==> run a <==
==> flow/design.v <==
`timescale 1ns / 1ns
module complex_multiplier
    #(parameter integer     OPERAND_WIDTH_A = 16,  
      parameter integer     OPERAND_WIDTH_B = 16,  
      parameter integer     OPERAND_WIDTH_OUT = 32,   
      parameter integer     STAGES = 6,   
      parameter             BLOCKING = 0,
      parameter             ROUND_MODE = 0,
      parameter integer     GROWTH_BITS = 0,   
      parameter             BYTE_ALIGNED = 1,
      localparam            EFF_PORT_WIDTH_A = BYTE_ALIGNED ? ((OPERAND_WIDTH_A*2+15)/16)*16 : OPERAND_WIDTH_A * 2,
      localparam            EFF_PORT_WIDTH_B = BYTE_ALIGNED ? ((OPERAND_WIDTH_B*2+15)/16)*16 : OPERAND_WIDTH_B * 2,
      localparam            EFF_PORT_WIDTH_OUT = BYTE_ALIGNED ? ((OPERAND_WIDTH_OUT*2+15)/16)*16 : OPERAND_WIDTH_OUT * 2
    )
    (   
        input                                           aclk,
        input                                           aresetn,
		input                                           rounding_cy,
        input               [EFF_PORT_WIDTH_A - 1 : 0]    s_axis_a_tdata,
        output reg                                      s_axis_a_tready,
        input                                           s_axis_a_tvalid,
        input               [EFF_PORT_WIDTH_B - 1 : 0]    s_axis_b_tdata,
        output reg                                      s_axis_b_tready,
        input                                           s_axis_b_tvalid,
        output reg  		[EFF_PORT_WIDTH_OUT - 1 : 0]  m_axis_dout_tdata,
        output reg                                      m_axis_dout_tvalid,
        input                                           m_axis_dout_tready
        );
    localparam INPUT_WIDTH_A = OPERAND_WIDTH_A * 2;
    localparam INPUT_WIDTH_B = OPERAND_WIDTH_B * 2;
    localparam OUTPUT_WIDTH  = OPERAND_WIDTH_OUT * 2;
    localparam TRUNC_BITS = (INPUT_WIDTH_A + INPUT_WIDTH_B - OUTPUT_WIDTH)/2 + 1 + GROWTH_BITS;
    localparam OUTPUT_PADDING = EFF_PORT_WIDTH_OUT - OUTPUT_WIDTH;
    localparam CALCULATION_STAGES = 6;    
    reg        [STAGES : 0]                     tvalid;
    reg        [EFF_PORT_WIDTH_OUT-1:0]         tdata [STAGES-2:0];
    wire signed [OPERAND_WIDTH_A-1:0] a_r = s_axis_a_tdata[OPERAND_WIDTH_A - 1 : 0];
    wire signed [OPERAND_WIDTH_A-1:0] a_i = s_axis_a_tdata[EFF_PORT_WIDTH_A / 2 + OPERAND_WIDTH_A - 1 : EFF_PORT_WIDTH_A / 2];
    wire signed [OPERAND_WIDTH_B-1:0] b_r = s_axis_b_tdata[OPERAND_WIDTH_B - 1 : 0];
    wire signed [OPERAND_WIDTH_B-1:0] b_i = s_axis_b_tdata[EFF_PORT_WIDTH_B / 2 + OPERAND_WIDTH_B - 1 : EFF_PORT_WIDTH_B / 2];
    reg signed [OPERAND_WIDTH_A + OPERAND_WIDTH_B : 0] mult_r, mult_i, mult_0, common, common_r1, common_r2, p_r_int, p_i_int;
    reg signed [OPERAND_WIDTH_A - 1 : 0] a_r_d, a_i_d, a_r_dd, a_i_dd, a_r_ddd, a_i_ddd, a_r_dddd, a_i_dddd;
    reg signed [OPERAND_WIDTH_B - 1 : 0] b_r_d, b_i_d, b_r_dd, b_i_dd, b_r_ddd, b_i_ddd;
    reg                          a_valid_d, b_valid_d;
    reg signed [OPERAND_WIDTH_A : 0] a_dd_common;
    reg signed [OPERAND_WIDTH_B : 0] a_dd_r, a_dd_i;
    reg        [STAGES - 1 : 0]  rounding_cy_buf ;
    wire signed [OPERAND_WIDTH_OUT - 1 : 0] result_r;
    wire signed [OPERAND_WIDTH_OUT - 1 : 0] result_i;
    wire signed [OPERAND_WIDTH_A + OPERAND_WIDTH_B + 1 - 1 : 0] temp1, temp2;
    localparam rounding_cy_buf_index = CALCULATION_STAGES - 1;
    wire signed [OPERAND_WIDTH_A + OPERAND_WIDTH_B + 1 - 1 : 0] rounding_cy_extended = {{(OPERAND_WIDTH_A + OPERAND_WIDTH_B){1'b0}}, rounding_cy_buf[rounding_cy_buf_index]};
	if (ROUND_MODE == 0 || TRUNC_BITS == 0) begin
        assign temp1 = p_r_int >>> TRUNC_BITS;
        assign temp2 = p_i_int >>> TRUNC_BITS;
		assign result_r = temp1[OPERAND_WIDTH_OUT - 1 : 0];
		assign result_i = temp2[OPERAND_WIDTH_OUT - 1 : 0];    
	end
	else begin
        wire signed [OPERAND_WIDTH_A + OPERAND_WIDTH_B + 1 - 1 : 0] point5_correction = {{(OPERAND_WIDTH_A + OPERAND_WIDTH_B + 1 - TRUNC_BITS){1'b0}}, 1'b0, {(TRUNC_BITS-1){1'b1}}} + rounding_cy_extended;
        assign temp1 = (p_r_int + point5_correction) >>> TRUNC_BITS;
        assign temp2 = (p_i_int + point5_correction) >>> TRUNC_BITS;
		assign result_r = temp1[OPERAND_WIDTH_OUT-1:0];
		assign result_i = temp2[OPERAND_WIDTH_OUT-1:0];    
	end
    integer i;
    always @(posedge aclk) begin
        if (!aresetn) begin
            tvalid <= 0;
            a_valid_d <= 0;
            b_valid_d <= 0;
            m_axis_dout_tvalid <= 0;
        end
        else begin
            a_valid_d <= s_axis_a_tvalid;
            b_valid_d <= s_axis_b_tvalid;
            a_r_d <= a_r;
            a_i_d <= a_i;
            b_r_d <= b_r;
            b_i_d <= b_i;
            if (ROUND_MODE == 1)
                rounding_cy_buf[0] <= rounding_cy;
            else if (ROUND_MODE == 2)   
                rounding_cy_buf[0] <= ~rounding_cy_buf[0];
            if (BLOCKING == 1 && m_axis_dout_tready == 0 && m_axis_dout_tvalid == 1) begin 
                m_axis_dout_tvalid <= 0;
                m_axis_dout_tdata <= {(OUTPUT_WIDTH){1'b0}};
                s_axis_a_tready <= 0;
                s_axis_b_tready <= 0;
            end
            else begin
                s_axis_a_tready <= 1;
                s_axis_b_tready <= 1;
                a_dd_common <= a_r_d - a_i_d;
                a_r_dd <= a_r_d;
                a_i_dd <= a_i_d;
                b_r_dd <= b_r_d;
                b_i_dd <= b_i_d;
                a_r_ddd <= a_r_dd;
                a_i_ddd <= a_i_dd;
                b_r_ddd <= b_r_dd;
                b_i_ddd <= b_i_dd;
                mult_0 <= a_dd_common * b_i_dd;
                a_r_dddd <= a_r_ddd;
                a_i_dddd <= a_i_ddd;
                a_dd_r <= b_r_ddd - b_i_ddd;
                a_dd_i <= b_r_ddd + b_i_ddd;
                common <= mult_0;
                mult_r <= a_dd_r * a_r_dddd;
                mult_i <= a_dd_i * a_i_dddd;
                common_r1 <= common;
                common_r2 <= common;
                p_r_int <= mult_r + common_r1;
                p_i_int <= mult_i + common_r2;
                for (i = 1; i<STAGES; i = i + 1) begin
                    rounding_cy_buf[i] <= rounding_cy_buf[i-1];
                end
                tvalid[0] <= a_valid_d & b_valid_d;
                for (i = 1; i<(STAGES); i = i+1) begin
                    tvalid[i] <= tvalid[i-1];
                end
                m_axis_dout_tvalid <= tvalid[STAGES-2];
                if (STAGES > CALCULATION_STAGES) begin
                    tdata[0] <= {{(OUTPUT_PADDING/2){result_i[OPERAND_WIDTH_OUT - 1]}}, result_i,
                        {(OUTPUT_PADDING/2){result_r[OPERAND_WIDTH_OUT - 1]}}, result_r};
                    for (i = 1; i<(STAGES-CALCULATION_STAGES); i = i+1) begin
                        tdata[i] <= tdata[i-1];
                    end
                    m_axis_dout_tdata <= tdata[STAGES - CALCULATION_STAGES - 1];
                end
                else begin
                     m_axis_dout_tdata <= {{(OUTPUT_PADDING/2){result_i[OPERAND_WIDTH_OUT - 1]}}, result_i,
                         {(OUTPUT_PADDING/2){result_r[OPERAND_WIDTH_OUT - 1]}}, result_r};
                end
            end
        end
    end
endmodule
==> flow/run.sh <==
#!/bin/bash
# the make line also repeats each setting of config.mk as NAME=value (left out here)
make -C /OpenROAD-flow-scripts/flow DESIGN_CONFIG=/design/flow/config.mk WORK_HOME=/design/flow/orfs CLKGATE_MAP_FILE= finish
==> flow/config.mk <==
export PLATFORM = sky130hd
export DESIGN_NAME = complex_multiplier
export DESIGN_NICKNAME = complex_multiplier
export VERILOG_FILES = /design/flow/design.v
export SDC_FILE = /design/flow/constraint.sdc
export NUM_CORES = 4
export LEC_CHECK = 0
export CAP_MARGIN = 20
export CORE_ASPECT_RATIO = 0.7
export CORE_MARGIN = 2
export CORE_UTILIZATION = 70
export CTS_CLUSTER_DIAMETER = 253
export CTS_CLUSTER_SIZE = 17
export SLEW_MARGIN = 20
==> flow/constraint.sdc <==
create_clock -name core_clock -period 5.99 [get_ports {aclk}]
set_input_delay 1.1980 -clock core_clock [delete_from_list [all_inputs] [get_ports {aclk}]]
set_output_delay 1.1980 -clock core_clock [all_outputs]
set_load 0.01 [all_outputs]
==> run b (differences from run a) <==
CORE_ASPECT_RATIO = default   (was 0.7)
CORE_UTILIZATION = 58   (was 70)
CTS_CLUSTER_DIAMETER = default   (was 253)
CTS_CLUSTER_SIZE = default   (was 17)
==> flow/constraint.sdc (replaced) <==
create_clock -name core_clock -period 4.08 [get_ports {aclk}]
set_input_delay 0.8160 -clock core_clock [delete_from_list [all_inputs] [get_ports {aclk}]]
set_output_delay 0.8160 -clock core_clock [all_outputs]
set_load 0.01 [all_outputs]
==> run c (differences from run a) <==
CORE_ASPECT_RATIO = default   (was 0.7)
CORE_UTILIZATION = 40   (was 70)
CTS_CLUSTER_DIAMETER = default   (was 253)
CTS_CLUSTER_SIZE = default   (was 17)
==> flow/constraint.sdc (replaced) <==
create_clock -name core_clock -period 7.26 [get_ports {aclk}]
set_input_delay 1.4520 -clock core_clock [delete_from_list [all_inputs] [get_ports {aclk}]]
set_output_delay 1.4520 -clock core_clock [all_outputs]
set_load 0.01 [all_outputs]
==> notes <==
Run c finished clean. Run a finished but fails on negative setup slack. Run b completed, yet does not pass: negative setup slack.
The highest critical path depth belongs to run b, the lowest to run a.
The highest sequential share of layout area belongs to run c, the lowest to run b.
Between run a and run b, the lower maximum frequency is in run a (gap about 4%, measured against run b).
Between run a and run c, the lower wire length is in run c (gap about 6%, measured against run c).
Global-route usage, lowest first: run c, run b, run a.
The highest clock skew belongs to run b, the lowest to run c.
The highest die size belongs to run c, the lowest to run a.
==> figures <==
	run b	run c	run a
Outcome	finished with violations	complete, no violations	finished with violations
Layout check failures	negative setup slack	-	negative setup slack
Number of buffers created by CTS	66	67	39
Layout buffer count excluding clock buffers	817	207	600
Met2 wire length	61700 um	58300 um	54900 um
Row count	111	134	84
All-Layer GR Usage	27.9%	18.7%	32.7%
Remaining max-slew budget at the tightest pin	53.3%	38.8%	35.3%
Highest-utilization routing layer at the global route stage	met2	met2	met1
Startpoint of the worst-slack reg-to-reg timing path	a_r_dddd[4]$_DFFE_PP_	a_dd_common[9]$_DFFE_PP_	a_r_dddd[11]$_DFFE_PP_
Global-route met1 utilization	37.9%	25.5%	49.3%
Relative area of clock buffers and inverters in the final design	3.39%	3.91%	1.71%
Worst Hold Endpoint	b_r_ddd[0]$_DFFE_PP_	m_axis_dout_tdata[22]$_DFFE_PP_	a_i_dddd[11]$_DFFE_PP_
Combinational share of cell area	51.7%	53.9%	53.8%
Chip Width	307 um	369 um	334 um
Final number of setup-violating endpoints	80	0	12
Number of clock buffer instances in the layout	79	78	47
Post-CTS setup-driven buffer insertion count	73	0	28
RSZ-0062 raised after global routing	true	-	true
Final period demand of the worst path	6.06 ns	6.94 ns	6.32 ns
